### config.mk
export PLATFORM = sky130hd
export DESIGN_NAME = cpu
export DESIGN_NICKNAME = cpu
export VERILOG_FILES = /design/flow/design.v
export SDC_FILE = /design/flow/constraint.sdc
export NUM_CORES = 4
export LEC_CHECK = 0
export ABC_AREA = 1
export CAP_MARGIN = 25
export CELL_PAD_IN_SITES_DETAIL_PLACEMENT = 2
export CORE_ASPECT_RATIO = 1.12
export CORE_MARGIN = 2
export CORE_UTILIZATION = 70
export CTS_CLUSTER_SIZE = 40
export GPL_TIMING_DRIVEN = 0
export PLACE_DENSITY_LB_ADDON = 0.21
export SETUP_SLACK_MARGIN = -0.29
export SLEW_MARGIN = 20
### run.sh
#!/bin/bash
# the make line also repeats each setting of config.mk as NAME=value (left out here)
make -C /OpenROAD-flow-scripts/flow DESIGN_CONFIG=/design/flow/config.mk WORK_HOME=/design/flow/orfs CLKGATE_MAP_FILE= finish
### constraint.sdc
create_clock -name core_clock -period 7.5 [get_ports {clk}]
set_input_delay 1.5000 -clock core_clock [delete_from_list [all_inputs] [get_ports {clk}]]
set_output_delay 1.5000 -clock core_clock [all_outputs]
set_load 0.01 [all_outputs]
### design.v
module PC(pcout,pcin,clk, rst);
	input [6:0]pcin;
	input clk, rst;
	output reg [6:0] pcout;
	always@(posedge clk) begin
		if(rst) pcout <= 0;
		else pcout <= pcin;
	end
endmodule
module pcplus1(pcout,pcin);
	input[6:0] pcin;
	output [6:0] pcout;
	assign pcout = pcin + 7'b1;
endmodule
module loadWord();
endmodule
module storeWord();
endmodule
module jump(nextAddr,jumpAddr, jump,pc);
	output reg [6:0] nextAddr;
	input[25:0] jumpAddr;
	input jump;
	input [6:0] pc;
	always@(*)
	if(jump) nextAddr =  jumpAddr[6:0] ; 
	else nextAddr = pc;
endmodule 
module jumpRegister(nextAddr,s,jr,pc);
	output reg [6:0] nextAddr;
	input[31:0] s;
	input jr;
	input [6:0]pc;
	always@(*)
	if(jr) nextAddr =  s[6:0];
	else nextAddr = pc;
endmodule 
module BGT(nextAddr,offset,pc,bgt);
	output reg[6:0] nextAddr;
	input [15:0]offset;
	input bgt;
	input [6:0] pc;		
	always@(*)begin
	if (bgt) begin
		nextAddr = offset[6:0];
	end
	else nextAddr = pc;
	end
endmodule
module adderCLA32(sum, cout, overf, zerof, negf, a, b);
	output [31:0] sum;
	output cout, overf, zerof, negf;
	input [31:0] a, b;
	wire [7:0]temp;
	genvar i;
	generate
		for (i = 0; i < 8; i = i + 1)
		begin: adder
			if (i == 0)
				CLA_4bit a0(sum[3:0], temp[0], a[3:0], b[3:0], 1'b0);
			else
				CLA_4bit a1(sum[((i * 4) + 3): (i * 4)], temp[i], a[((i * 4) + 3): (i * 4)], b[((i * 4) + 3): (i * 4)], temp[i - 1]);
		end
	endgenerate
	assign cout = temp[7];
	assign overf = (a[31] == b[31]) && (sum[31] != a[31]);
	assign zerof = !overf && ((sum == 0) && !cout);
	assign negf = !overf && (cout || (!cout && sum[31]));
endmodule
module CLA_4bit(sum, cout, a, b, cin);
    output [3:0] sum;
    output cout;
    input [3:0] a, b;
    input cin;
    wire [3:0] g, p, c;
    assign g = a & b;  
    assign p = a ^ b;  
    assign c[0] = cin;
    assign c[1] = g[0] | (p[0] & c[0]);
    assign c[2] = g[1] | (p[1] & g[0]) | (p[1] & p[0] & c[0]);
    assign c[3] = g[2] | (p[2] & g[1]) | (p[2] & p[1] & g[0]) | (p[2] & p[1] & p[0] & c[0]);
    assign cout = g[3] | (p[3] & g[2]) | (p[3] & p[2] & g[1]) | (p[3] & p[2] & p[1] & g[0]) |(p[3] & p[2] & p[1] & p[0] & c[0]);
    assign sum = p ^ c;
endmodule
module subtractorRTL(diff, bout, overf, zerof, negf, a, b);
	output [31:0] diff;
	output bout, overf, zerof, negf;
	input [31:0] a, b;
	adderCLA32 sub(diff, bout, overf, zerof, negf, a, (~b + 32'b1));
endmodule
module shiftRTL(in, amount, dataOut, zeroFlag, overflowFlag, carryoutFlag, negativeFlag);
	input [31:0] in;
	input [1:0] amount;
	output [31:0] dataOut;
	output zeroFlag, overflowFlag, carryoutFlag, negativeFlag;
	assign overflowFlag = 1'b0;
	assign carryoutFlag = (amount == 2'b00) ? 1'b0 : in[31];
	assign dataOut = (amount == 2'b00) ? in : (amount == 2'b01) ? in << 1 : (amount == 2'b10) ? in << 2 : in << 3;
	assign negativeFlag = dataOut[31];
	assign zeroFlag = (dataOut == 0) ? 1'b1 : 1'b0;
endmodule
module compareRTL(busA, busB, dataOut, zeroFlag, overflowFlag, carryoutFlag, negativeFlag);
	input [31:0] busA, busB;
	output [31:0] dataOut;
	output  zeroFlag, overflowFlag, carryoutFlag, negativeFlag;
	assign zeroFlag = 0;
	assign overflowFlag = 0;
	assign carryoutFlag = 0;
	assign negativeFlag = 0;
	assign dataOut = (busA < busB) ? 1 : 0;
endmodule
module xorRTL(a,b,out,zerof,negf,overf,carry);
	input [31:0] a, b;
	output [31:0] out;
	output zerof,negf,overf,carry;
	genvar i;
	generate
		for (i = 0; i < 32; i = i + 1)
		begin: xorLogic
			xor1 o(a[i],b[i],out[i]);
		end
	endgenerate
	assign zerof = (out == 0);
	assign negf = 0;
	assign overf = 0;
	assign carry = 0;
endmodule
module xor1(a,b,out);
	input a,b;
	output  out;
	assign out = a^b;
endmodule	
module andRTL(a,b,out,zerof,negf,overf,carry);
	input  [31:0] a, b;
	output  [31:0] out;
	output  zerof,negf,overf,carry;
	genvar i;
	generate
		for (i = 0; i < 32; i = i + 1)
		begin: andLogic
			and1 o(a[i],b[i],out[i]);
		end
	endgenerate
	assign zerof = (out ==  32'b0);
	assign negf = 0;
	assign overf = 0;
	assign carry = 0;
endmodule
module and1(a,b,out);
	input a,b;
	output  out;
	assign out = a*b;
endmodule
module orRTL(a,b,out,zerof,negf,overf,carry);
	input  [31:0] a, b;
	output  [31:0] out;
	output  zerof,negf,overf,carry;
	wire zerof;
	genvar i;
	generate
		for (i = 0; i < 32; i = i + 1)
		begin: orLogic
			or1 o(a[i],b[i],out[i]);
		end
	endgenerate
	assign zerof = (out == 0);
	assign negf = 0;
	assign overf = 0;
	assign carry = 0;
endmodule
module or1(a,b,out);
	input a,b;
	output  out;
	assign out = a||b;
endmodule 
module alu(dataOut, zeroFlag, overflowFlag, carryoutFlag, negativeFlag, busA, busB, control);
	output [31:0] dataOut;
	output zeroFlag, overflowFlag, carryoutFlag, negativeFlag;
	input [31:0]busA, busB;
	input [2:0] control;
	wire [31:0] dataOut8 [7:0];
	wire [7:0] zeroFlag8, overflowFlag8, carryoutFlag8, negativeFlag8;
	assign dataOut8[0] = 32'b0;
	assign zeroFlag8[0] = 1'b0;  
	assign overflowFlag8[0] = 1'b0;
	assign carryoutFlag8[0] = 1'b0;
	assign negativeFlag8[0] = 1'b0;
	adderCLA32 adder(dataOut8[1], carryoutFlag8[1], overflowFlag8[1], zeroFlag8[1], negativeFlag8[1], busA, busB);
	subtractorRTL subtractor(dataOut8[2], carryoutFlag8[2], overflowFlag8[2], zeroFlag8[2], negativeFlag8[2], busA, busB);
	andRTL ander(busA, busB,dataOut8[3],zeroFlag8[3], negativeFlag8[3], overflowFlag8[3],carryoutFlag8[3] );
	orRTL orer(busA, busB,dataOut8[4],zeroFlag8[4], negativeFlag8[4], overflowFlag8[4],carryoutFlag8[4] );
	xorRTL xorer(busA, busB,dataOut8[5],zeroFlag8[5], negativeFlag8[5], overflowFlag8[5],carryoutFlag8[5] );
	compareRTL comparer(busA, busB,dataOut8[6], zeroFlag8[6], overflowFlag8[6], carryoutFlag8[6], negativeFlag8[6]);
	shiftRTL shifter(busA, busB[1:0],dataOut8[7], zeroFlag8[7], overflowFlag8[7], carryoutFlag8[7], negativeFlag8[7]);
	mux32_8 selDataOut(dataOut, dataOut8[0], dataOut8[1], dataOut8[2], dataOut8[3], dataOut8[4], dataOut8[5], dataOut8[6], dataOut8[7], control);
	mux1_8 selZero(zeroFlag, zeroFlag8, control);
	mux1_8 selOverf(overflowFlag, overflowFlag8, control);
	mux1_8 selCarry(carryoutFlag, carryoutFlag8, control);
	mux1_8 selNeg(negativeFlag, negativeFlag8, control);
endmodule
module mux32_8 (D0, i0,
					i1,
					i2,
					i3,
					i4,
					i5,
					i6,
					i7, sel);
	output [31:0] D0;
	input [31:0] i0, i1, i2, i3, i4, i5, i6, i7;
	input[2:0] sel;
	wire [31:0] v [1:0];
	mux32_4 m0(v[0], i0,  i1,  i2,  i3,  sel[0], sel[1]);
	mux32_4 m1(v[1], i4,  i5,  i6,  i7,  sel[0], sel[1]);
	mux32_2 m10(D0, v[0], v[1], sel[2]);
endmodule
module mux32_4(D0, in0, in1, in2, in3, sel0, sel1);
	output [31:0] D0;
	input [31:0] in0, in1, in2, in3; 
	input sel0, sel1;
	wire [31:0] q0, q1;
	mux32_2 m0(q0, in0, in1, sel0);
	mux32_2 m1(q1, in2, in3, sel0);
	mux32_2 m (D0, q0, q1, sel1);
endmodule
module mux32_2(D0, in0, in1, sel0);
	output [31:0] D0;
	input  [31:0] in0, in1;
	input sel0;
	wire nSel;
	wire [31:0] q0, q1;
	not(nSel, sel0);
	genvar i;
	generate
	for (i = 0; i < 32; i = i + 1)
	begin: ands
		and(q0[i], in1[i], sel0);
		and(q1[i], in0[i], nSel);
	end
	endgenerate
	genvar j;
	generate
	for (j = 0; j < 32; j = j + 1)
	begin: ors
		or(D0[j], q0[j], q1[j]);
	end
	endgenerate
endmodule
module mux1_8 (D0, i, sel);
	output D0;
	input [7:0] i;
	input[2:0] sel;
	wire v [1:0];
	mux1_4 m0(v[0], i[0],  i[1],  i[2],  i[3],  sel[0], sel[1]);
	mux1_4 m1(v[1], i[4],  i[5],  i[6],  i[7],  sel[0], sel[1]);
	mux1_2 m10(D0, v[0], v[1], sel[2]);
endmodule
module mux1_4(D0, in0, in1, in2, in3, sel0, sel1);
	output D0;
	input in0, in1, in2, in3; 
	input sel0, sel1;
	wire q0, q1;
	mux1_2 m0(q0, in0, in1, sel0);
	mux1_2 m1(q1, in2, in3, sel0);
	mux1_2 m (D0, q0, q1, sel1);
endmodule
module mux1_2(D0, in0, in1, sel0);
	output D0;
	input in0, in1;
	input sel0;
	wire nSel;
	wire q0, q1;
	not(nSel, sel0);
	and(q0, in1, sel0);
	and(q1, in0, nSel);
	or(D0, q0, q1);
endmodule
module registerFile (readOut_1, readOut_2, readSel_1, readSel_2, writeSel, data, we, rst, clock);
	output [31:0] readOut_1, readOut_2;
	input [4:0] readSel_1, readSel_2, writeSel;
	input [31:0] data;
	input we, rst, clock;
	reg [31:0] memory [31:0];  
	mux32 ma0(readOut_1, memory[0],
						memory[1],
						memory[2],
						memory[3],
						memory[4],
						memory[5],
						memory[6],
						memory[7],
						memory[8],
						memory[9],
						memory[10],
						memory[11],
						memory[12],
						memory[13],
						memory[14],
						memory[15],
						memory[16],
						memory[17],
						memory[18],
						memory[19],
						memory[20],
						memory[21],
						memory[22],
						memory[23],
						memory[24],
						memory[25],
						memory[26],
						memory[27],
						memory[28],
						memory[29],
						memory[30],
						memory[31], readSel_1);
	mux32 ma1(readOut_2, memory[0],
						memory[1],
						memory[2],
						memory[3],
						memory[4],
						memory[5],
						memory[6],
						memory[7],
						memory[8],
						memory[9],
						memory[10],
						memory[11],
						memory[12],
						memory[13],
						memory[14],
						memory[15],
						memory[16],
						memory[17],
						memory[18],
						memory[19],
						memory[20],
						memory[21],
						memory[22],
						memory[23],
						memory[24],
						memory[25],
						memory[26],
						memory[27],
						memory[28],
						memory[29],
						memory[30],
						memory[31], readSel_2);
	wire [31:0] writeDec, enWriteDec;
	decoder dec0(writeDec, writeSel);  
	and a0 (enWriteDec[0],  writeDec[0],  we);
	and a1 (enWriteDec[1],  writeDec[1],  we);
	and a2 (enWriteDec[2],  writeDec[2],  we);
	and a3 (enWriteDec[3],  writeDec[3],  we);
	and a4 (enWriteDec[4],  writeDec[4],  we);
	and a5 (enWriteDec[5],  writeDec[5],  we);
	and a6 (enWriteDec[6],  writeDec[6],  we);
	and a7 (enWriteDec[7],  writeDec[7],  we);
	and a8 (enWriteDec[8],  writeDec[8],  we);
	and a9 (enWriteDec[9],  writeDec[9],  we);
	and a10(enWriteDec[10], writeDec[10], we);
	and a11(enWriteDec[11], writeDec[11], we);
	and a12(enWriteDec[12], writeDec[12], we);
	and a13(enWriteDec[13], writeDec[13], we);
	and a14(enWriteDec[14], writeDec[14], we);
	and a15(enWriteDec[15], writeDec[15], we);
	and a16(enWriteDec[16], writeDec[16], we);
	and a17(enWriteDec[17], writeDec[17], we);
	and a18(enWriteDec[18], writeDec[18], we);
	and a19(enWriteDec[19], writeDec[19], we);
	and a20(enWriteDec[20], writeDec[20], we);
	and a21(enWriteDec[21], writeDec[21], we);
	and a22(enWriteDec[22], writeDec[22], we);
	and a23(enWriteDec[23], writeDec[23], we);
	and a24(enWriteDec[24], writeDec[24], we);
	and a25(enWriteDec[25], writeDec[25], we);
	and a26(enWriteDec[26], writeDec[26], we);
	and a27(enWriteDec[27], writeDec[27], we);
	and a28(enWriteDec[28], writeDec[28], we);
	and a29(enWriteDec[29], writeDec[29], we);
	and a30(enWriteDec[30], writeDec[30], we);
	and a31(enWriteDec[31], writeDec[31], we);
	integer k;
	always @(posedge clock)
	begin
		if (rst)
		begin
			for (k = 1; k < 32; k = k + 1)
				memory[k] <= 32'b0;
		end
		else
		begin
			for (k = 1; k < 32; k = k + 1)
			begin
				if (enWriteDec[k])
				begin
					memory[k][31:0] <= data[31:0];
				end
			end
		end
		memory[0] <= 32'b0;
	end
endmodule
module decoder(decode, select);
	output [31:0] decode;
	input [4:0] select;
	wire [4:0] nSelect;
	not n0(nSelect[0], select[0]);
	not n1(nSelect[1], select[1]);
	not n2(nSelect[2], select[2]);
	not n3(nSelect[3], select[3]);
	not n4(nSelect[4], select[4]);
	and a0 (decode[0],  nSelect[4], nSelect[3], nSelect[2], nSelect[1], nSelect[0]);
	and a1 (decode[1],  nSelect[4], nSelect[3], nSelect[2], nSelect[1],  select[0]);
	and a2 (decode[2],  nSelect[4], nSelect[3], nSelect[2],  select[1], nSelect[0]);
	and a3 (decode[3],  nSelect[4], nSelect[3], nSelect[2],  select[1],  select[0]);
	and a4 (decode[4],  nSelect[4], nSelect[3],  select[2], nSelect[1], nSelect[0]);
	and a5 (decode[5],  nSelect[4], nSelect[3],  select[2], nSelect[1],  select[0]);
	and a6 (decode[6],  nSelect[4], nSelect[3],  select[2],  select[1], nSelect[0]);
	and a7 (decode[7],  nSelect[4], nSelect[3],  select[2],  select[1],  select[0]);
	and a8 (decode[8],  nSelect[4],  select[3], nSelect[2], nSelect[1], nSelect[0]);
	and a9 (decode[9],  nSelect[4],  select[3], nSelect[2], nSelect[1],  select[0]);
	and a10(decode[10], nSelect[4],  select[3], nSelect[2],  select[1], nSelect[0]);
	and a11(decode[11], nSelect[4],  select[3], nSelect[2],  select[1],  select[0]);
	and a12(decode[12], nSelect[4],  select[3],  select[2], nSelect[1], nSelect[0]);
	and a13(decode[13], nSelect[4],  select[3],  select[2], nSelect[1],  select[0]);
	and a14(decode[14], nSelect[4],  select[3],  select[2],  select[1], nSelect[0]);
	and a15(decode[15], nSelect[4],  select[3],  select[2],  select[1],  select[0]);
	and a16(decode[16],  select[4], nSelect[3], nSelect[2], nSelect[1], nSelect[0]);
	and a17(decode[17],  select[4], nSelect[3], nSelect[2], nSelect[1],  select[0]);
	and a18(decode[18],  select[4], nSelect[3], nSelect[2],  select[1], nSelect[0]);
	and a19(decode[19],  select[4], nSelect[3], nSelect[2],  select[1],  select[0]);
	and a20(decode[20],  select[4], nSelect[3],  select[2], nSelect[1], nSelect[0]);
	and a21(decode[21],  select[4], nSelect[3],  select[2], nSelect[1],  select[0]);
	and a22(decode[22],  select[4], nSelect[3],  select[2],  select[1], nSelect[0]);
	and a23(decode[23],  select[4], nSelect[3],  select[2],  select[1],  select[0]);
	and a24(decode[24],  select[4],  select[3], nSelect[2], nSelect[1], nSelect[0]);
	and a25(decode[25],  select[4],  select[3], nSelect[2], nSelect[1],  select[0]);
	and a26(decode[26],  select[4],  select[3], nSelect[2],  select[1], nSelect[0]);
	and a27(decode[27],  select[4],  select[3], nSelect[2],  select[1],  select[0]);
	and a28(decode[28],  select[4],  select[3],  select[2], nSelect[1], nSelect[0]);
	and a29(decode[29],  select[4],  select[3],  select[2], nSelect[1],  select[0]);
	and a30(decode[30],  select[4],  select[3],  select[2],  select[1], nSelect[0]);
	and a31(decode[31],  select[4],  select[3],  select[2],  select[1],  select[0]);
endmodule
module mux2(D0, in0, in1, sel0);
	output [31:0] D0;
	input  [31:0] in0, in1;
	input sel0;
	wire nSel;
	wire [31:0] q0, q1;
	not(nSel, sel0);
	and(q0[0], in1[0], sel0);
	and(q0[1], in1[1], sel0);
	and(q0[2], in1[2], sel0);
	and(q0[3], in1[3], sel0);
	and(q0[4], in1[4], sel0);
	and(q0[5], in1[5], sel0);
	and(q0[6], in1[6], sel0);
	and(q0[7], in1[7], sel0);
	and(q0[8], in1[8], sel0);
	and(q0[9], in1[9], sel0);
	and(q0[10], in1[10], sel0);
	and(q0[11], in1[11], sel0);
	and(q0[12], in1[12], sel0);
	and(q0[13], in1[13], sel0);
	and(q0[14], in1[14], sel0);
	and(q0[15], in1[15], sel0);
	and(q0[16], in1[16], sel0);
	and(q0[17], in1[17], sel0);
	and(q0[18], in1[18], sel0);
	and(q0[19], in1[19], sel0);
	and(q0[20], in1[20], sel0);
	and(q0[21], in1[21], sel0);
	and(q0[22], in1[22], sel0);
	and(q0[23], in1[23], sel0);
	and(q0[24], in1[24], sel0);
	and(q0[25], in1[25], sel0);
	and(q0[26], in1[26], sel0);
	and(q0[27], in1[27], sel0);
	and(q0[28], in1[28], sel0);
	and(q0[29], in1[29], sel0);
	and(q0[30], in1[30], sel0);
	and(q0[31], in1[31], sel0);
	and(q1[0], in0[0], nSel);
	and(q1[1], in0[1], nSel);
	and(q1[2], in0[2], nSel);
	and(q1[3], in0[3], nSel);
	and(q1[4], in0[4], nSel);
	and(q1[5], in0[5], nSel);
	and(q1[6], in0[6], nSel);
	and(q1[7], in0[7], nSel);
	and(q1[8], in0[8], nSel);
	and(q1[9], in0[9], nSel);
	and(q1[10], in0[10], nSel);
	and(q1[11], in0[11], nSel);
	and(q1[12], in0[12], nSel);
	and(q1[13], in0[13], nSel);
	and(q1[14], in0[14], nSel);
	and(q1[15], in0[15], nSel);
	and(q1[16], in0[16], nSel);
	and(q1[17], in0[17], nSel);
	and(q1[18], in0[18], nSel);
	and(q1[19], in0[19], nSel);
	and(q1[20], in0[20], nSel);
	and(q1[21], in0[21], nSel);
	and(q1[22], in0[22], nSel);
	and(q1[23], in0[23], nSel);
	and(q1[24], in0[24], nSel);
	and(q1[25], in0[25], nSel);
	and(q1[26], in0[26], nSel);
	and(q1[27], in0[27], nSel);
	and(q1[28], in0[28], nSel);
	and(q1[29], in0[29], nSel);
	and(q1[30], in0[30], nSel);
	and(q1[31], in0[31], nSel);
	or(D0[0], q0[0], q1[0]);
	or(D0[1], q0[1], q1[1]);
	or(D0[2], q0[2], q1[2]);
	or(D0[3], q0[3], q1[3]);
	or(D0[4], q0[4], q1[4]);
	or(D0[5], q0[5], q1[5]);
	or(D0[6], q0[6], q1[6]);
	or(D0[7], q0[7], q1[7]);
	or(D0[8], q0[8], q1[8]);
	or(D0[9], q0[9], q1[9]);
	or(D0[10], q0[10], q1[10]);
	or(D0[11], q0[11], q1[11]);
	or(D0[12], q0[12], q1[12]);
	or(D0[13], q0[13], q1[13]);
	or(D0[14], q0[14], q1[14]);
	or(D0[15], q0[15], q1[15]);
	or(D0[16], q0[16], q1[16]);
	or(D0[17], q0[17], q1[17]);
	or(D0[18], q0[18], q1[18]);
	or(D0[19], q0[19], q1[19]);
	or(D0[20], q0[20], q1[20]);
	or(D0[21], q0[21], q1[21]);
	or(D0[22], q0[22], q1[22]);
	or(D0[23], q0[23], q1[23]);
	or(D0[24], q0[24], q1[24]);
	or(D0[25], q0[25], q1[25]);
	or(D0[26], q0[26], q1[26]);
	or(D0[27], q0[27], q1[27]);
	or(D0[28], q0[28], q1[28]);
	or(D0[29], q0[29], q1[29]);
	or(D0[30], q0[30], q1[30]);
	or(D0[31], q0[31], q1[31]);
endmodule
module mux4(D0, in0, in1, in2, in3, sel0, sel1);
	output [31:0] D0;
	input [31:0] in0, in1, in2, in3; 
	input sel0, sel1;
	wire [31:0] q0, q1;
	mux2 m0(q0, in0, in1, sel0);
	mux2 m1(q1, in2, in3, sel0);
	mux2 m (D0, q0, q1, sel1);
endmodule
module mux32 (D0, i0,
						i1,
						i2,
						i3,
						i4,
						i5,
						i6,
						i7,
						i8,
						i9,
						i10,
						i11,
						i12,
						i13,
						i14,
						i15,
						i16,
						i17,
						i18,
						i19,
						i20,
						i21,
						i22,
						i23,
						i24,
						i25,
						i26,
						i27,
						i28,
						i29,
						i30,
						i31, sel);
	output [31:0] D0;
	input [31:0] i0, i1, i2, i3, i4, i5, i6, i7, i8, i9, i10, i11, i12, i13, i14, i15, i16, i17, i18, i19, i20, i21, i22, i23, i24, i25, i26, i27, i28, i29, i30, i31;
	input[4:0] sel;
	wire [31:0] v [9:0];
	mux4 m0(v[0], i0,  i1,  i2,  i3,  sel[0], sel[1]);
	mux4 m1(v[1], i4,  i5,  i6,  i7,  sel[0], sel[1]);
	mux4 m2(v[2], i8,  i9,  i10, i11, sel[0], sel[1]);
	mux4 m3(v[3], i12, i13, i14, i15, sel[0], sel[1]);
	mux4 m4(v[4], i16, i17, i18, i19, sel[0], sel[1]);
	mux4 m5(v[5], i20, i21, i22, i23, sel[0], sel[1]);
	mux4 m6(v[6], i24, i25, i26, i27, sel[0], sel[1]);
	mux4 m7(v[7], i28, i29, i30, i31, sel[0], sel[1]);
	mux4 m8(v[8], v[0], v[1], v[2], v[3], sel[2], sel[3]);
	mux4 m9(v[9], v[4], v[5], v[6], v[7], sel[2], sel[3]);
	mux2 m10(D0, v[8], v[9], sel[4]);
endmodule
module instructiondec(instructionOut,clk,rst,instruction,pc,dmemAddr,dmemWriteData,dmemWrite,dmemRead,dmemReadData);
	input [31:0] instruction;
	input [6:0] pc;
	input clk, rst;
	output [4:0] dmemAddr;
	output [31:0] dmemWriteData;
	output dmemWrite, dmemRead;
	input [31:0] dmemReadData;
	output [6:0]instructionOut;
	 wire regDst,branch,memRead,memtoReg,memWrite,ALUSrc, regWrite,j,jr;
	 wire [2:0]ALUOp;
	 controlunit c1(regDst,branch,memRead,memtoReg,memWrite,ALUSrc, regWrite,ALUOp,j,jr,instruction[31:26]);
	wire [4:0] writereg;
	wire[31:0] readdata1,readdata2;
	wire [31:0]data;
	assign writereg = (regDst)? instruction[15:11]:instruction[20:16];
	registerFile reg1(readdata1,readdata2,instruction[25:21],instruction[20:16],writereg,data,regWrite,rst,clk);
	wire [31:0]ins32bit;
	signextend s1(ins32bit,instruction[15:0]);
	wire [31:0] busB;
	assign busB = (ALUSrc)? ins32bit:readdata2;
	wire [2:0] control;
	ALUcontrol alu1(control,instruction[5:0],ALUOp);
	wire [31:0] aluresult;
	wire zerof,overf,carryf,negf;
	alu alu2(aluresult,zerof,overf,carryf,negf,readdata1,busB,control);
	wire [31:0] readdata;  
	assign dmemAddr = aluresult[4:0];
	assign dmemWriteData = readdata2;
	assign dmemWrite = memWrite;
	assign dmemRead = memRead;
	assign readdata = dmemReadData;
	assign data = (memtoReg)? readdata:aluresult;
	wire [6:0]out1;
	jump j1(out1,instruction[25:0],j,pc);
	wire [6:0]out2;
	jumpRegister jr1(out2,readdata1,jr,out1);
	wire bgt;
	assign bgt = branch && (~negf);
	BGT b10(instructionOut, instruction[15:0], out2, bgt);
endmodule
module controlunit(regDst,branch,memRead,memtoReg,memWrite,ALUSrc, regWrite,ALUOp,j, jr, instruction);
	input[5:0] instruction;
	output reg regDst,branch,memRead,memtoReg,memWrite,ALUSrc, regWrite, j, jr;
	output reg [2:0]ALUOp;
	parameter [5:0]
	NOP =	6'b0,
	AND =	6'b100100,
	ANDI =6'b1100,
	OR =	6'b100101,
	ORI =	6'b001101,
	XOR =	6'b100110,
	XORI =6'b1110,
	ADD =	6'b100000,
	ADDI =6'b1000,
	SUB = 6'b100010,
	SLT =	6'b101010,
	SLL =	6'b1,
	J =	6'b10,
	JR =	6'b1001,
	BGT =	6'b111,
	LW = 	6'b100011,
	SW = 	6'b101011;
	always@(*) begin
		case(instruction)
			NOP: begin
					regDst=1;
					ALUSrc=0;
					memtoReg = 0;
					regWrite=1;
					memRead = 0;
					memWrite =0;
					branch = 0;
					ALUOp=3'b010;
					j=0;
					jr=0;
				end
			AND: begin
					regDst=1;
					ALUSrc=0;
					memtoReg = 0;
					regWrite=1;
					memRead = 0;
					memWrite =0;
					branch = 0;
					ALUOp=3'b010;
					j=0;
					jr=0;
				end
			ANDI: begin
					regDst=1;
					ALUSrc=1;
					memtoReg = 0;
					regWrite=1;
					memRead = 0;
					memWrite =0;
					branch = 0;
					ALUOp=3'b011;
					j=0;
					jr=0;
				end
			OR: begin
					regDst=1;
					ALUSrc=0;
					memtoReg = 0;
					regWrite=1;
					memRead = 0;
					memWrite =0;
					branch = 0;
					ALUOp=3'b010;
					j=0;
					jr=0;
				end
			ORI: begin
					regDst=1;
					ALUSrc=1;
					memtoReg = 0;
					regWrite=1;
					memRead = 0;
					memWrite =0;
					branch = 0;
					ALUOp=3'b101;
					j=0;
					jr=0;
				end
			XOR: begin
					regDst=1;
					ALUSrc=0;
					memtoReg = 0;
					regWrite=1;
					memRead = 0;
					memWrite =0;
					branch = 0;
					ALUOp=3'b010;
					j=0;
					jr=0;
				end
			XORI: begin
					regDst=1;
					ALUSrc=1;
					memtoReg = 0;
					regWrite=1;
					memRead = 0;
					memWrite =0;
					branch = 0;
					ALUOp=3'b100;
					j=0;
					jr=0;
				end
			ADD: begin
					regDst=1;
					ALUSrc=0;
					memtoReg = 0;
					regWrite=1;
					memRead = 0;
					memWrite =0;
					branch = 0;
					ALUOp=3'b010;
					j=0;
					jr=0;
				end
			ADDI: begin
					regDst=1;
					ALUSrc=1;
					memtoReg = 0;
					regWrite=1;
					memRead = 0;
					memWrite =0;
					branch = 0;
					ALUOp=3'b0;
					j=0;
					jr=0;
				end
			SUB: begin
					regDst=1;
					ALUSrc=0;
					memtoReg = 0;
					regWrite=1;
					memRead = 0;
					memWrite =0;
					branch = 0;
					ALUOp=3'b010;
					j=0;
					jr=0;
				end
			SLT: begin
					regDst=1;
					ALUSrc=0;
					memtoReg = 0;
					regWrite=1;
					memRead = 0;
					memWrite =0;
					branch = 0;
					ALUOp=3'b010;
					j=0;
					jr=0;
				end
			SLL: begin
					regDst=1;
					ALUSrc=0;
					memtoReg = 0;
					regWrite=1;
					memRead = 0;
					memWrite =0;
					branch = 0;
					ALUOp=3'b010;
					j=0;
					jr=0;
				end
			J: begin
					regDst=1;
					ALUSrc=0;
					memtoReg = 0;
					regWrite=1;
					memRead = 0;
					memWrite =0;
					branch = 0;
					ALUOp=3'b010;
					j=1;
					jr=0;
				end
			JR: begin
					regDst=1;
					ALUSrc=0;
					memtoReg = 0;
					regWrite=1;
					memRead = 0;
					memWrite =0;
					branch = 0;
					ALUOp=3'b010;
					j=0;
					jr=1;
				end
			BGT: begin
					regDst=1'bx;
					ALUSrc=0;
					memtoReg = 1'bx;
					regWrite=0;
					memRead = 0;
					memWrite =0;
					branch = 1;
					ALUOp=3'b001;
					j=0;
					jr=0;
				end
			LW: begin
					regDst=0;
					ALUSrc=1;
					memtoReg = 1;
					regWrite=1;
					memRead = 1;
					memWrite =0;
					branch = 0;
					ALUOp=3'b0;
					j=0;
					jr=0;
				end
			SW: begin
					regDst= 1'bx;
					ALUSrc=1;
					memtoReg = 1'bx;
					regWrite = 0;
					memRead = 0;
					memWrite = 1;
					branch = 0;
					ALUOp = 3'b0;
					j=0;
					jr=0;
				end
			default: begin  
					regDst=1;
					ALUSrc=0;
					memtoReg = 0;
					regWrite=1;
					memRead = 0;
					memWrite =0;
					branch = 0;
					ALUOp=2'b10;
					j=0;
					jr=0;
					end
		endcase
	end
endmodule 
module ALUcontrol (control,instruction,ALUOp);
	input [5:0] instruction;
	input [2:0] ALUOp;
	output reg [2:0] control;
	always@(*)begin
		case(ALUOp)
			3'b0: control = 3'b001;
			3'b001: control = 3'b010;
			3'b010: begin 
				if (instruction == 6'b0) control = 3'b0;
				else if (instruction == 6'b100000) control = 3'b001; 
				else if (instruction == 6'b100010) control = 3'b010; 
				else if (instruction == 6'b100100) control = 3'b011; 
				else if (instruction == 6'b100101) control = 3'b100; 
				else if (instruction == 6'b100110) control = 3'b101; 
				else if (instruction == 6'b101010) control = 3'b110; 
				else if (instruction == 6'b000001) control = 3'b111; 
				else control =3'b0;
			end
			3'b011: control = 3'b011; 
			3'b100: control = 3'b101; 
			3'b101: control = 3'b100; 
			default: control =3'b0;
			endcase
	end
endmodule
module signextend(instruction32bit,instruction);
	input[15:0] instruction;
	output [31:0] instruction32bit;
	assign instruction32bit = (instruction[15]) ? {15'b1, instruction[15:0]} : {15'b0,instruction[15:0]};
endmodule
module cpu(clk, rst, imem_addr, imem_data, dmem_addr, dmem_wdata, dmem_we, dmem_re, dmem_rdata);
	input clk;
	input rst;
	output [6:0] imem_addr;
	input [31:0] imem_data;
	output [4:0] dmem_addr;
	output [31:0] dmem_wdata;
	output dmem_we;
	output dmem_re;
	input [31:0] dmem_rdata;
	wire[6:0] programcounter,pcout,instructionOut;
	PC p1(programcounter,instructionOut,clk,rst);
	pcplus1 pc2(pcout,programcounter);
	assign imem_addr = programcounter;
	instructiondec in2(instructionOut,clk,rst,imem_data,pcout,dmem_addr,dmem_wdata,dmem_we,dmem_re,dmem_rdata);
endmodule
==> deck_impl_summary.md, run 1 <==
Physical Implementation Snapshot

Run status
  • Status: aborted with a tool error
  • Halt Stage: detailed placement
  • Log Error: Error: detail_place.tcl, 38 bad optional access

Synthesis
  • Mean Syn Cell Area: 6.203 um2
  • Cell area leaders: dfxtp_1 30%, nand3_1 11%, a21oi_1 11%, inv_1 9.0%, o21ai_0 7.6%
  • Fa+ha+maj area frac: 0.03035
  • Yosys top cell by instances: inv_1
  • Flip-flops with a built-in enable: 0
  • Post-Syn Nets: 10960
  • Main flop type: dfxtp_1
  • YS warnings: 13
  • Cells after synthesis: 10740
  • Ys flops: 999
  • Yosys Chip Area: 0.06661 mm2
  • Share of the synthesized area in the top cell type: 0.3002
  • Post-synthesis async set-or-reset flop share: 0
  • XOR-XNOR Cells, Area Fraction: 0.007232
  • Synth cell count leaders: 1592 x inv_1, 1513 x nand3_1, 1440 x a21oi_1
  • Cell type with the largest total area: dfxtp_1
  • Cells in synth_stat.txt: 10740
  • Synth mux share: 0.0001503
  • Post-synthesis sequential area ratio: 0.3002
  • AO/OA Area Share: 0.2533
  • AND/OR/NAND/NOR Cells, Area Fraction: 0.2475
  • Mapped Area: 0.06661 mm2
  • Unique cell types: 62
  • Synth logic family: AND-OR/OR-AND gates

Floorplan
  • Die height: 330.5 um
  • Core area: 0.09425 mm2
  • I/O pin total: 112
  • Die area: 0.09765 mm2
  • Row count: 119
  • Die Wd: 295.5 um
  • FP Util: 0.7068

Placed design
  • Final GP Congestion: 1.633
  • Port-buffer cells: 106
==> metrics by stage <==
step / TNS [ps] / area, um2
floorplan: 0 / 66610
global placement: -1578690 / 69260
==> run 2: changes to the inputs <==
ABC_AREA = not set   (was 1)
CAP_MARGIN = 20   (was 25)
CELL_PAD_IN_SITES_DETAIL_PLACEMENT = not set   (was 2)
CORE_ASPECT_RATIO = not set   (was 1.12)
CORE_UTILIZATION = 51   (was 70)
CTS_CLUSTER_SIZE = 94   (was 40)
GPL_TIMING_DRIVEN = not set   (was 0)
PLACE_DENSITY = 0.6   (was not set)
PLACE_DENSITY_LB_ADDON = not set   (was 0.21)
SETUP_SLACK_MARGIN = not set   (was -0.29)
clock period = 7.33 ns   (was 7.5 ns; I/O delays follow)
==> deck_impl_summary.md, run 2 <==
Key Metrics from the Run

Synthesis
  • Yosys top cell by instances: dfxtp_1
  • Post-Syn Nets: 6407
  • Cells after synthesis: 6189
  • Post-synthesis async set-or-reset flop share: 0
  • Yosys Chip Area: 0.05835 mm2
  • Main flop type: dfxtp_1
  • Ys flops: 999
  • Share of the synthesized area in the top cell type: 0.3427
  • XOR-XNOR Cells, Area Fraction: 0.01036
  • Mean Syn Cell Area: 9.428 um2
  • Synth cell count leaders: 999 x dfxtp_1, 818 x o21ai_0, 493 x nand3_1
  • Flip-flops with a built-in enable: 0
  • Unique cell types: 106
  • Cell type with the largest total area: dfxtp_1
  • Cells in synth_stat.txt: 6189
  • Post-synthesis sequential area ratio: 0.3427
  • AO/OA Area Share: 0.2024
  • Synth mux share: 0.2266
  • Synth logic family: multiplexers
  • Cell area leaders: dfxtp_1 34%, mux4_2 16%, o21ai_0 7.0%, nand3_1 4.2%, a21oi_1 3.7%
  • Fa+ha+maj area frac: 0.03465
  • AND/OR/NAND/NOR Cells, Area Fraction: 0.1169
  • YS warnings: 13
  • Mapped Area: 0.05835 mm2

Critical path
  • CP Max Fanout: 16
  • CP Class: input pin to primary output
  • Arrival time worst endpoint: 5760 ps
  • Worst r2r path cells: 26
  • Most frequent CP cell: buf_4
  • Critical Path Start: imem_data[17]
  • CP top delay family: buffers and inverters
  • Worst Setup End Kind: primary output
  • CP Cell Sequence: buf_8, buf_4, nor2b_4, buf_12, a22o_1, mux4_2, mux2i_4, buf_4, o21a_1, buf_4, inv_1, nor3_4, xnor2_2, ha_1, nor2b_1, nor2_1, fa_1, o32ai_2, a2bb2oi_2, buf_4, clkbuf_2
  • FF-to-FF Start: in2.reg1.memory[7][2]$_SDFFE_PP0P_
  • Critical Path Stages: 21
  • Worst stage delay on the critical path: 500 ps
  • Nature of the critical path startpoint: input pin
  • Worst Path Buf+Inv: 8
  • Setup slack, reg-to-reg: 1100 ps
  • Worst setup path end: dmem_addr[4]
  • Slowest cell on the critical path: mux4_2
  • WP data required: 5860 ps
  • R2R Path End: in2.reg1.memory[31][16]$_SDFFE_PP0P_

GRT
  • Pin count of the biggest net entering global routing: 227
  • Vias in the first global route: 51900
  • Overall Global Routing Usage: 0.4101
  • GR Overflow Total: 0
  • First-pass GRT wire length: 354.6 mm
  • Initial antenna violation count: 4

Final layout
  • Post-route insts no fill: 8241
  • Area Overhead vs Synth: 21.16%
  • Final Cell Area: 0.07070 mm2
  • NumNets Final: 6856

Power and ir drop
  • Pint: 10.28 mW
  • Reg power frac: 0.384
  • Maximum vdd drop: 0.2097 mV
  • Total chip power: 14.55 mW
  • Leakage: 27.87 nW
  • P_clk: 6.07 mW
  • PD cells: 205.8 mW/mm2
  • Top power group: the clock network
  • Sequential Power: 5.59 mW
  • Clock power frac: 0.417
  • Switching power: 4.268 mW
  • Combinational share of power: 0.199
  • Switching share of power: 0.2933
  • Comb pwr: 2.89 mW

Timing
  • Minimum clock period: 7229 ps
  • Period utilization: 0.9862
  • Final Setup Violations: 0
  • Slew HR: 0.1928
  • RSZ-0062 raised after global routing: true
  • Slew Viols, Final: 0
  • Clock skew: 53.20 ps
  • Fin. Hold Viols: 0
  • Fmax: 138.3 MHz
  • Worst Tran Pin Value: 1208 ps

Placed design
  • Final GP Congestion: 1.032
  • Placed cell areas: 0.06618 mm2
  • Final HPWL DP: 173.7 mm
  • Cell count after placement: 8023
  • Port-buffer cells: 111

Clock network
  • Clock sinks: 999
  • CTS tree: yes
  • CTS Buf Count: 108
  • Maximum root-to-sink buffer count: 3
  • Clock root buffer: clkbuf_16
  • Worst-path clk slew: 60 ps
  • H-Tree Depth: 3
  • Clk Latency, worst-skew pair: 750 ps

Drt
  • Vias after detailed routing: 55270
  • DR vias/cell: 6.707
  • DRT iter0 DRCs: 7071
  • Final ANT Viol Nets: 0
  • DR WL/cell: 30.04 um
  • Remaining routing DRC violations: 0
  • Drt total wl: 247.6 mm
  • Router iterations before antenna repair: 7

Hold path
  • Hold EP: in2.reg1.memory[5][28]$_SDFFE_PP0P_
  • Hold path depth: 2
  • Hold_sp: in2.reg1.memory[5][28]$_SDFFE_PP0P_
  • Hold/Removal Path Class: register to register

Floorplan
  • Row count: 124
  • Die area: 0.1171 mm2
  • I/O pin total: 112
  • Core area: 0.1139 mm2
  • Die Wd: 342.3 um
  • Die height: 342.3 um
  • FP Util: 0.5124

Run status
  • Status: no timing/DRC/antenna violations

Job
  • MaxCap Viol Count: 0
  • Log Warnings: 104
-- run 2: per-stage QoR --
step,hold WS [ps],setup TNS (ps),utilization,setup WS (ps)
2_1_floorplan,442.4,0,-,14.34
3_5_place_dp,458.8,-129750,0.5811,-655.6
6_report,467.3,0,0.6208,101.4
3_3_place_gp,451.7,-122790,0.5811,-657.4
5_1_grt,486.8,-1.890,0.6207,-1.029
4_1_cts,466.7,-43.98,0.6173,-43.98
-- run 2: per-layer routing --
layer  wire [um]  track usage  vias to the layer above
li1            -            -                    24070
met1       97690       0.5573                    26960
met2      105000       0.6049                     3520
met3       30190       0.1036                      717
met4       14660       0.2088                        4
met5          29            0                        -
-- run 2: repair_timing --
| action | in CTS | in global routing |
|---|---|---|
| resized | 23 | 45 |
| endpoints found under the setup margin | 2 | 96 |
| hold buffers | 0 | 0 |
| cloned | 1 | 4 |
| setup buffers | 6 | 5 |
| hold endpoints to repair | 0 | 0 |
| pin swaps | 7 | 10 |
-- run 2: area by class of cell --
cell class	count	area, um2
Fill cell	9662	43180
Clock buffer	155	3159
Multi-Input combinational cell	4406	35120
Inverter	120	459.2
Sequential cell	999	20000
Timing Repair Buffer	1003	9280
Antenna cell	4	10.01
Tap cell	1512	1892
Clock inverter	42	772.0
==> run 3: changes to the inputs <==
ABC_AREA = 1   (was not set)
CAP_MARGIN = 30   (was 20)
CELL_PAD_IN_SITES_GLOBAL_PLACEMENT = 3   (was not set)
CORE_ASPECT_RATIO = 0.63   (was not set)
CORE_UTILIZATION = 45   (was 51)
CTS_CLUSTER_DIAMETER = 206   (was not set)
CTS_CLUSTER_SIZE = 19   (was 94)
GPL_ROUTABILITY_DRIVEN = 0   (was not set)
MAX_ROUTING_LAYER = met4   (was not set)
PLACE_DENSITY = not set   (was 0.6)
SLEW_MARGIN = 30   (was 20)
TNS_END_PERCENT = 90   (was not set)
clock period = 11.9 ns   (was 7.33 ns; I/O delays follow)
==> deck_impl_summary.md, run 3 <==
Physical Implementation Snapshot

Synthesis
  • Cell type with the largest total area: dfxtp_1
  • Yosys top cell by instances: inv_1
  • Post-Syn Nets: 10960
  • Synth mux share: 0.0001503
  • Yosys Chip Area: 0.06661 mm2
  • XOR-XNOR Cells, Area Fraction: 0.007232
  • Share of the synthesized area in the top cell type: 0.3002
  • Cells in synth_stat.txt: 10740
  • Synth logic family: AND-OR/OR-AND gates
  • Cell area leaders: dfxtp_1 30%, nand3_1 11%, a21oi_1 11%, inv_1 9.0%, o21ai_0 7.6%
  • Unique cell types: 62
  • Fa+ha+maj area frac: 0.03035
  • Post-synthesis async set-or-reset flop share: 0
  • Flip-flops with a built-in enable: 0
  • Post-synthesis sequential area ratio: 0.3002
  • AO/OA Area Share: 0.2533
  • Ys flops: 999
  • YS warnings: 13
  • Main flop type: dfxtp_1
  • Synth cell count leaders: 1592 x inv_1, 1513 x nand3_1, 1440 x a21oi_1
  • Cells after synthesis: 10740
  • Mapped Area: 0.06661 mm2
  • AND/OR/NAND/NOR Cells, Area Fraction: 0.2475
  • Mean Syn Cell Area: 6.203 um2

Floorplan
  • Die height: 309.4 um
  • FP Util: 0.4514
  • Row count: 112
  • Die Wd: 488.7 um
  • Die area: 0.1512 mm2
  • Core area: 0.1476 mm2

Run status
  • Halt Stage: global placement without I/O
  • Status: aborted with a tool error
  • Log Error: [ERROR GPL-0301] Utilization 115.788 % exceeds 100%.
==> run 4: changes to the inputs <==
ABC_AREA = 0   (was 1)
CAP_MARGIN = 15   (was 30)
CELL_PAD_IN_SITES_GLOBAL_PLACEMENT = not set   (was 3)
CORE_ASPECT_RATIO = 0.68   (was 0.63)
CORE_UTILIZATION = 72   (was 45)
CTS_CLUSTER_DIAMETER = 346   (was 206)
CTS_CLUSTER_SIZE = 37   (was 19)
GPL_ROUTABILITY_DRIVEN = not set   (was 0)
MAX_ROUTING_LAYER = met5   (was met4)
PLACE_DENSITY_LB_ADDON = 0.27   (was not set)
SETUP_SLACK_MARGIN = 1.66   (was not set)
SLEW_MARGIN = 20   (was 30)
TNS_END_PERCENT = 5   (was 90)
clock period = 6.06 ns   (was 11.9 ns; I/O delays follow)
==> deck_impl_summary.md, run 4 <==
Physical Implementation Snapshot

Synthesis
  • Main flop type: dfxtp_1
  • AO/OA Area Share: 0.2024
  • Post-synthesis async set-or-reset flop share: 0
  • Mean Syn Cell Area: 9.428 um2
  • Synth mux share: 0.2266
  • Post-Syn Nets: 6407
  • XOR-XNOR Cells, Area Fraction: 0.01036
  • Mapped Area: 0.05835 mm2
  • Unique cell types: 106
  • Share of the synthesized area in the top cell type: 0.3427
  • YS warnings: 13
  • Cell type with the largest total area: dfxtp_1
  • Ys flops: 999
  • Cells in synth_stat.txt: 6189
  • Post-synthesis sequential area ratio: 0.3427
  • Flip-flops with a built-in enable: 0
  • Fa+ha+maj area frac: 0.03465
  • Cell area leaders: dfxtp_1 34%, mux4_2 16%, o21ai_0 7.0%, nand3_1 4.2%, a21oi_1 3.7%
  • Yosys top cell by instances: dfxtp_1
  • Yosys Chip Area: 0.05835 mm2
  • Synth logic family: multiplexers
  • AND/OR/NAND/NOR Cells, Area Fraction: 0.1169
  • Synth cell count leaders: 999 x dfxtp_1, 818 x o21ai_0, 493 x nand3_1
  • Cells after synthesis: 6189

Clock network
  • Clock sinks: 999
  • CTS Buf Count: 30
  • H-Tree Depth: 1
  • Maximum root-to-sink buffer count: 3
  • Clock root buffer: clkbuf_16
  • Cts hold-fix bufs: 0

Placed design
  • Port-buffer cells: 111
  • Placement Setup Slack: -1799 ps
  • Final HPWL DP: 176.6 mm
  • Final GP Congestion: 1.120
  • Cell count after placement: 7673

Floorplan
  • FP Util: 0.7240
  • I/O pin total: 112
  • Core area: 0.08059 mm2
  • Row count: 86
  • Die height: 238.8 um
  • Die Wd: 349.2 um
  • Die area: 0.08338 mm2

Run status
  • Halt Stage: global routing
  • Status: aborted with a tool error
  • Log Error: [ERROR GRT-0229] Vertical edge usage exceeds the maximum allowed. (32, 5) usage=65535 limit=2200
run 4: what timing repair did:
| action | 4_1_cts |
|---|---|
| gates resized | 144 |
| pin swaps | 35 |
| endpoints found under the setup margin | 1037 |
| setup buffers | 64 |
| cloned | 13 |
run 4: stage by stage:
stage                     area, um2  setup TNS (ps)  power (mW)
after CTS                     69000         -154940       13.18
after detailed placement      66590         -846370       10.23
after global placement        66540         -752460       10.16
after floorplan               58880         -120720       8.700
==> run 5: changes to the inputs <==
ABC_AREA = not set   (was 0)
CAP_MARGIN = 20   (was 15)
CORE_ASPECT_RATIO = not set   (was 0.68)
CORE_UTILIZATION = 45   (was 72)
CTS_CLUSTER_DIAMETER = not set   (was 346)
CTS_CLUSTER_SIZE = 10   (was 37)
MAX_ROUTING_LAYER = not set   (was met5)
PLACE_DENSITY_LB_ADDON = not set   (was 0.27)
SETUP_SLACK_MARGIN = not set   (was 1.66)
TNS_END_PERCENT = not set   (was 5)
clock period = 14.4 ns   (was 6.06 ns; I/O delays follow)
==> deck_impl_summary.md, run 5 <==
Key Metrics from the Run

Synthesis
  • Cell area leaders: dfxtp_1 34%, mux4_2 16%, o21ai_0 7.0%, nand3_1 4.2%, a21oi_1 3.7%
  • Yosys top cell by instances: dfxtp_1
  • Cells after synthesis: 6189
  • Ys flops: 999
  • Synth logic family: multiplexers
  • Mapped Area: 0.05835 mm2
  • Post-Syn Nets: 6407
  • Cell type with the largest total area: dfxtp_1
  • Mean Syn Cell Area: 9.428 um2
  • Synth cell count leaders: 999 x dfxtp_1, 818 x o21ai_0, 493 x nand3_1
  • Post-synthesis sequential area ratio: 0.3427
  • AO/OA Area Share: 0.2024
  • Unique cell types: 106
  • Fa+ha+maj area frac: 0.03465
  • Share of the synthesized area in the top cell type: 0.3427
  • AND/OR/NAND/NOR Cells, Area Fraction: 0.1169
  • Synth mux share: 0.2266
  • Flip-flops with a built-in enable: 0
  • XOR-XNOR Cells, Area Fraction: 0.01036
  • Main flop type: dfxtp_1
  • Post-synthesis async set-or-reset flop share: 0
  • YS warnings: 13
  • Yosys Chip Area: 0.05835 mm2
  • Cells in synth_stat.txt: 6189

Clock network
  • CTS Buf Count: 113
  • Post-CTS Setup Repair Bufs: 0
  • Worst-path clk slew: 60 ps
  • Clock root buffer: clkbuf_16
  • H-Tree Depth: 3
  • Clk Latency, worst-skew pair: 740 ps
  • Maximum root-to-sink buffer count: 3
  • Post-CTS Resized: 0
  • CTS tree: yes
  • Cts hold-fix bufs: 0
  • Clock sinks: 999

Critical path
  • Slowest cell on the critical path: clkdlybuf4s50_1
  • Worst Path Buf+Inv: 4
  • CP Cell Sequence: clkdlybuf4s50_1, clkinv_2, nand2_1, a21oi_1, a2111oi_4, inv_1, ha_1, nand4_1, nor3_1, nor2b_1, a2111oi_0, o221ai_1, a31oi_1, a2bb2oi_2, clkdlybuf4s50_1
  • CP Max Fanout: 14
  • Arrival time worst endpoint: 9500 ps
  • Setup slack, reg-to-reg: 6380 ps
  • CP top delay family: buffers and inverters
  • Critical Path Stages: 15
  • Nature of the critical path startpoint: input pin
  • R2R Path End: in2.reg1.memory[27][28]$_SDFFE_PP0P_
  • Critical Path Start: imem_data[25]
  • Worst stage delay on the critical path: 990 ps
  • FF-to-FF Start: in2.reg1.memory[23][0]$_SDFFE_PP0P_
  • WP data required: 11520 ps
  • Worst setup path end: dmem_addr[0]
  • Worst r2r path cells: 25
  • Most frequent CP cell: clkdlybuf4s50_1
  • CP Class: input pin to primary output
  • Worst Setup End Kind: primary output

GRT
  • First-pass GRT wire length: 342.4 mm
  • Pin count of the biggest net entering global routing: 191
  • Vias in the first global route: 48600
  • GR Overflow Total: 0
  • Overall Global Routing Usage: 0.3482
  • Initial antenna violation count: 9

Placed design
  • Final HPWL DP: 154.2 mm
  • Final GP Congestion: 0.9925
  • Placement Setup Slack: 2208 ps
  • Port-buffer cells: 111

Timing
  • Slew HR: 0.1658
  • Setup tns final: 0 ps
  • Fin. Hold Viols: 0
  • Slew Viols, Final: 0
  • Worst Tran Pin Value: 1217 ps
  • Clock skew: 30.81 ps
  • Minimum clock period: 12380 ps
  • Fmax: 80.78 MHz
  • Final Setup Violations: 0
  • Period utilization: 0.8597
  • Worst hold slack: 468.4 ps
  • RSZ-0062 raised after global routing: false
  • Final setup margin: 2021 ps

Power and ir drop
  • Switching share of power: 0.3015
  • Maximum vdd drop: 0.09863 mV
  • Reg power frac: 0.427
  • Top power group: registers
  • Clock power frac: 0.398
  • Leakage: 23.52 nW
  • Comb pwr: 1.17 mW
  • Sequential Power: 2.85 mW
  • Combinational share of power: 0.176
  • PD cells: 105.2 mW/mm2
  • Pint: 4.659 mW
  • P_clk: 2.65 mW
  • Switching power: 2.011 mW

Floorplan
  • Die Wd: 364.1 um
  • Die area: 0.1326 mm2
  • Die height: 364.1 um
  • I/O pin total: 112
  • FP Util: 0.4518
  • Row count: 132
  • Core area: 0.1292 mm2

Run status
  • Status: no timing/DRC/antenna violations

Drt
  • DR vias/cell: 6.712
  • DR WL/cell: 30.50 um
  • Router iterations before antenna repair: 6
  • DRT iter0 DRCs: 7089
  • Drt total wl: 235.4 mm
  • Vias after detailed routing: 51800
  • Final ANT Viol Nets: 0
  • Remaining routing DRC violations: 0

Job
  • Log Warnings: 116
  • MaxCap Viol Count: 0

Hold path
  • Hold EP: in2.reg1.memory[22][10]$_SDFFE_PP0P_
  • Hold_sp: in2.reg1.memory[22][10]$_SDFFE_PP0P_
  • Hold/Removal Path Class: register to register
  • Hold path depth: 2

Final layout
  • Area Overhead vs Synth: 8.678%
  • Fillcell total: 12050
  • NumNets Final: 6154
run 5: layout make-up:
cell class              instances  area [um2]  area share
clock buffers                 141        3014     0.04753
multi-input cells            4406       34960      0.5513
inverters                     120       459.2    0.007241
clock inverters                 8       187.7    0.002960
diodes                          5       12.51   0.0001973
flip-flops and latches        999       20000      0.3154
well taps                    1742        2180     0.03437
repair buffers                296        2600     0.04100
run 5: layer usage:
metal	up-vias	wire, um	share of wire	track usage
met5	-	49	0.00021	0
met4	8	13080	0.056	0.1818
met3	623	27610	0.12	0.09006
met2	3131	102500	0.44	0.5244
met1	25420	92120	0.39	0.4599
li1	22620	-	-	-
run 5: metrics by stage:
step	util	total power, mW	instance area [um2]	std cells
after global routing	0.4909	6.849	63410	7714
final	0.4910	6.670	63410	7717
after global placement	0.4656	4.033	60140	7562
after detailed placement	0.4660	4.037	60180	7563
after floorplan	-	3.637	58350	6189
after CTS	0.4908	6.647	63390	7712
==> run 6: changes to the inputs <==
CORE_UTILIZATION = 9   (was 45)
CTS_CLUSTER_SIZE = not set   (was 10)
PLACE_DENSITY = 0.6   (was not set)
clock period = 13.3 ns   (was 14.4 ns; I/O delays follow)
==> deck_impl_summary.md, run 6 <==
Key Metrics from the Run

Synthesis
  • Mean Syn Cell Area: 9.428 um2
  • Cells in synth_stat.txt: 6189
  • Cells after synthesis: 6189
  • Post-Syn Nets: 6407
  • Cell area leaders: dfxtp_1 34%, mux4_2 16%, o21ai_0 7.0%, nand3_1 4.2%, a21oi_1 3.7%
  • Synth cell count leaders: 999 x dfxtp_1, 818 x o21ai_0, 493 x nand3_1
  • Synth mux share: 0.2266
  • Flip-flops with a built-in enable: 0
  • AO/OA Area Share: 0.2024
  • Mapped Area: 0.05835 mm2
  • AND/OR/NAND/NOR Cells, Area Fraction: 0.1169
  • Post-synthesis async set-or-reset flop share: 0
  • Yosys Chip Area: 0.05835 mm2
  • Ys flops: 999
  • Post-synthesis sequential area ratio: 0.3427
  • Cell type with the largest total area: dfxtp_1
  • Main flop type: dfxtp_1
  • Share of the synthesized area in the top cell type: 0.3427
  • XOR-XNOR Cells, Area Fraction: 0.01036
  • YS warnings: 13
  • Fa+ha+maj area frac: 0.03465
  • Synth logic family: multiplexers
  • Unique cell types: 106
  • Yosys top cell by instances: dfxtp_1

Clock network
  • Post-CTS Resized: 0
  • Clock root buffer: clkbuf_16
  • CTS Buf Count: 105
  • Post-CTS Setup Repair Bufs: 0
  • Maximum root-to-sink buffer count: 3
  • Cts hold-fix bufs: 0
  • Clock sinks: 999
  • CTS tree: yes
  • Clk Latency, worst-skew pair: 790 ps
  • Worst-path clk slew: 60 ps
  • H-Tree Depth: 3

Floorplan
  • Core area: 0.6456 mm2
  • Die area: 0.6548 mm2
  • Die Wd: 809.2 um
  • Die height: 809.2 um
  • I/O pin total: 112
  • FP Util: 0.09039
  • Row count: 295

Placed design
  • Placed cell areas: 0.06894 mm2
  • Placement Setup Slack: 1566 ps
  • Final HPWL DP: 171.3 mm
  • Final GP Congestion: 0.9237
  • Port-buffer cells: 111
  • Cell count after placement: 14450

Final layout
  • NumNets Final: 6164
  • Area Overhead vs Synth: 24.47%
  • Final design utilization: 0.1125
  • Final Cell Area: 0.07263 mm2
  • Post-route insts no fill: 14670
  • Fillcell total: 73760

Power and ir drop
  • Combinational share of power: 0.176
  • Maximum vdd drop: 0.09866 mV
  • Top power group: the clock network
  • Switching power: 2.292 mW
  • Comb pwr: 1.32 mW
  • Sequential Power: 3.08 mW
  • Reg power frac: 0.411
  • Leakage: 23.79 nW
  • PD cells: 103.3 mW/mm2
  • Clock power frac: 0.414
  • P_clk: 3.10 mW
  • Pint: 5.208 mW
  • Switching share of power: 0.3056

Timing
  • Final Setup Violations: 0
  • Worst Tran Pin Value: 1211 ps
  • Fin. Hold Viols: 0
  • Fmax: 83.27 MHz
  • Setup tns final: 0 ps
  • Slew HR: 0.1841
  • Slew Viols, Final: 0
  • Minimum clock period: 12010 ps
  • Final setup margin: 1292 ps
  • Period utilization: 0.9029
  • RSZ-0062 raised after global routing: false
  • Clock skew: 96.10 ps

Hold path
  • Hold EP: in2.reg1.memory[26][10]$_SDFFE_PP0P_
  • Hold_sp: in2.reg1.memory[26][10]$_SDFFE_PP0P_
  • Hold/Removal Path Class: register to register
  • Hold path depth: 2

Critical path
  • Worst setup path end: dmem_addr[0]
  • CP Max Fanout: 13
  • Worst r2r path cells: 24
  • Nature of the critical path startpoint: input pin
  • Setup slack, reg-to-reg: 5110 ps
  • CP top delay family: buffers and inverters
  • Worst Path Buf+Inv: 5
  • R2R Path End: in2.reg1.memory[10][29]$_SDFFE_PP0P_
  • Worst stage delay on the critical path: 1040 ps
  • CP Class: input pin to primary output
  • Arrival time worst endpoint: 9350 ps
  • Critical Path Start: imem_data[25]
  • FF-to-FF Start: in2.reg1.memory[23][1]$_SDFFE_PP0P_
  • Critical Path Stages: 16
  • Worst Setup End Kind: primary output
  • WP data required: 10640 ps
  • CP Cell Sequence: clkdlybuf4s50_1, clkinv_2, nand2_1, a2bb2oi_1, and2_1, inv_1, ha_1, inv_1, o21bai_1, a21oi_1, nor2_1, nor3_1, o221ai_1, a31oi_1, a2bb2oi_2, clkdlybuf4s50_1
  • Slowest cell on the critical path: clkdlybuf4s50_1

GRT
  • Vias in the first global route: 49730
  • Pin count of the biggest net entering global routing: 251
  • GR Overflow Total: 0
  • First-pass GRT wire length: 362.7 mm
  • Overall Global Routing Usage: 0.07364
  • Initial antenna violation count: 25

Drt
  • Drt total wl: 255.0 mm
  • Router iterations before antenna repair: 6
  • Final ANT Viol Nets: 0
  • DR vias/cell: 3.608
  • DRT iter0 DRCs: 7631
  • Remaining routing DRC violations: 0
  • Vias after detailed routing: 52920
  • DR WL/cell: 17.39 um

Job
  • Log Warnings: 107
  • MaxCap Viol Count: 0

Run status
  • Status: no timing/DRC/antenna violations
-- run 6: routing by layer --
| metal | part of all wire | global-route usage | routed length (um) | up-vias |
|---|---|---|---|---|
| li1 | - | - | - | 22740 |
| met1 | 0.38 | 0.09311 | 97600 | 25980 |
| met2 | 0.43 | 0.1132 | 110400 | 3425 |
| met3 | 0.13 | 0.02089 | 32240 | 767 |
| met4 | 0.058 | 0.03910 | 14730 | 8 |
| met5 | 0.00020 | 0 | 51 | - |
-- run 6: cell type report --
class                      instances  area [um2]  area share
antenna                           33       82.58    0.001137
clock buffer                     146        2943     0.04052
clock inverter                    38       601.8    0.008286
inverter                         120       459.2    0.006322
multi-input combinational       4406       35000      0.4819
sequential                       999       20000      0.2754
tap                             8613       10780      0.1484
timing repair buffer             314        2765     0.03807
-- run 6: through the flow --
stage                     hold slack, ps  total power [mW]
after floorplan                    442.4             3.937
after global placement             450.0             4.413
after detailed placement           459.3             4.415
after CTS                          467.9             7.472
after global routing               487.3             7.693
final                              467.9             7.500
==> run 7: changes to the inputs <==
ABC_AREA = 0   (was not set)
CAP_MARGIN = 15   (was 20)
CORE_ASPECT_RATIO = 0.68   (was not set)
CORE_UTILIZATION = 72   (was 9)
CTS_CLUSTER_DIAMETER = 212   (was not set)
MAX_ROUTING_LAYER = met5   (was not set)
PLACE_DENSITY = 0.62   (was 0.6)
SETUP_SLACK_MARGIN = 1.6   (was not set)
TNS_END_PERCENT = 70   (was not set)
clock period = 6.14 ns   (was 13.3 ns; I/O delays follow)
==> deck_impl_summary.md, run 7 <==
Physical Implementation Snapshot

Run status
  • Status: aborted with a tool error
  • Halt Stage: global routing
  • Log Error: [ERROR GRT-0232] Routing congestion too high. Check the congestion heatmap in the GUI.

Synthesis
  • Main flop type: dfxtp_1
  • YS warnings: 13
  • Mapped Area: 0.05835 mm2
  • Synth logic family: multiplexers
  • Yosys top cell by instances: dfxtp_1
  • Synth mux share: 0.2266
  • Mean Syn Cell Area: 9.428 um2
  • Post-Syn Nets: 6407
  • Yosys Chip Area: 0.05835 mm2
  • Flip-flops with a built-in enable: 0
  • Cell area leaders: dfxtp_1 34%, mux4_2 16%, o21ai_0 7.0%, nand3_1 4.2%, a21oi_1 3.7%
  • AO/OA Area Share: 0.2024
  • Synth cell count leaders: 999 x dfxtp_1, 818 x o21ai_0, 493 x nand3_1
  • Ys flops: 999
  • Unique cell types: 106
  • Cell type with the largest total area: dfxtp_1
  • Cells after synthesis: 6189
  • Share of the synthesized area in the top cell type: 0.3427
  • AND/OR/NAND/NOR Cells, Area Fraction: 0.1169
  • Cells in synth_stat.txt: 6189
  • Post-synthesis async set-or-reset flop share: 0
  • XOR-XNOR Cells, Area Fraction: 0.01036
  • Fa+ha+maj area frac: 0.03465
  • Post-synthesis sequential area ratio: 0.3427

Clock network
  • Clock root buffer: clkbuf_16
  • Clock sinks: 999
  • Maximum root-to-sink buffer count: 3
  • Cts hold-fix bufs: 0
  • H-Tree Depth: 3
  • CTS Buf Count: 93

Floorplan
  • I/O pin total: 112
  • Die height: 238.8 um
  • Row count: 86
  • Die area: 0.08338 mm2
  • FP Util: 0.7240
  • Die Wd: 349.2 um
  • Core area: 0.08059 mm2

GRT
  • GR Overflow Total: 25
  • Overall Global Routing Usage: 0.8230

Placed design
  • Final HPWL DP: 172.8 mm
  • Port-buffer cells: 111
  • Final GP Congestion: 1.109
  • Cell count after placement: 7575
[run 7: layer usage]
metal	track usage	GRT overflow
met1	0.8567	0
met2	0.9180	10
met3	0.7389	1
met4	0.7369	14
met5	0.5376	0
[run 7: metrics by stage]
step	area, um2	setup slack (ps)	power (mW)
detailed placement	66290	-1450	10.10
global placement	66290	-1365	10.04
floorplan	59410	-387.3	8.656
CTS	71040	-542.4	16.46
[run 7: repair_timing]
action,CTS
setup endpoints to repair,1037
resized,184
buffers inserted,59
pin swaps,39
cloned,8
==> run 8: changes to the inputs <==
CTS_CLUSTER_DIAMETER = 346   (was 212)
CTS_CLUSTER_SIZE = 37   (was not set)
PLACE_DENSITY = 0.65   (was 0.62)
SETUP_SLACK_MARGIN = not set   (was 1.6)
TNS_END_PERCENT = 100   (was 70)
clock period = 6.06 ns   (was 6.14 ns; I/O delays follow)
==> deck_impl_summary.md, run 8 <==
Physical Implementation Snapshot

Synthesis
  • Mapped Area: 0.05835 mm2
  • AND/OR/NAND/NOR Cells, Area Fraction: 0.1169
  • Synth logic family: multiplexers
  • YS warnings: 13
  • Cell type with the largest total area: dfxtp_1
  • Post-synthesis sequential area ratio: 0.3427
  • Mean Syn Cell Area: 9.428 um2
  • Fa+ha+maj area frac: 0.03465
  • Cells in synth_stat.txt: 6189
  • Flip-flops with a built-in enable: 0
  • Cells after synthesis: 6189
  • XOR-XNOR Cells, Area Fraction: 0.01036
  • Post-Syn Nets: 6407
  • Synth cell count leaders: 999 x dfxtp_1, 818 x o21ai_0, 493 x nand3_1
  • Ys flops: 999
  • Post-synthesis async set-or-reset flop share: 0
  • Main flop type: dfxtp_1
  • Unique cell types: 106
  • Share of the synthesized area in the top cell type: 0.3427
  • Cell area leaders: dfxtp_1 34%, mux4_2 16%, o21ai_0 7.0%, nand3_1 4.2%, a21oi_1 3.7%
  • Synth mux share: 0.2266
  • Yosys top cell by instances: dfxtp_1
  • AO/OA Area Share: 0.2024
  • Yosys Chip Area: 0.05835 mm2

Floorplan
  • Die area: 0.08338 mm2
  • I/O pin total: 112
  • Row count: 86
  • FP Util: 0.7240
  • Die Wd: 349.2 um
  • Core area: 0.08059 mm2
  • Die height: 238.8 um

Run status
  • Status: aborted with a tool error
  • Halt Stage: global routing
  • Log Error: [ERROR GRT-0232] Routing congestion too high. Check the congestion heatmap in the GUI.

Clock network
  • Cts hold-fix bufs: 0
  • Clock root buffer: clkbuf_16
  • CTS Buf Count: 30
  • Maximum root-to-sink buffer count: 3
  • Clock sinks: 999
  • H-Tree Depth: 1

Placed design
  • Final GP Congestion: 1.116
  • Final HPWL DP: 181.0 mm
  • Port-buffer cells: 111

GRT
  • GR Overflow Total: 15
  • Overall Global Routing Usage: 0.7669
[run 8: timing repair]
item                                    in CTS
endpoints found under the setup margin     696
gates cloned                                16
pin swaps                                   69
gates resized                              239
setup buffers                               83
[run 8: layer usage]
layer,GRT usage,GRT overflow
met1,0.8362,0
met2,0.8741,2
met3,0.6628,7
met4,0.6245,5
met5,0.3621,1
[run 8: metrics by stage]
step                      TNS (ps)  area, um2  instances  total power [mW]  setup WS [ps]
after floorplan             -99400      59260       6189             8.745         -473.3
after global placement     -888060      66440       7608             10.18          -1729
after detailed placement   -950180      66450       7608             10.25          -1857
after CTS                  -109140      69370       7735             13.29         -587.2
No activity file was given, so power comes from the tool's default toggle rates.
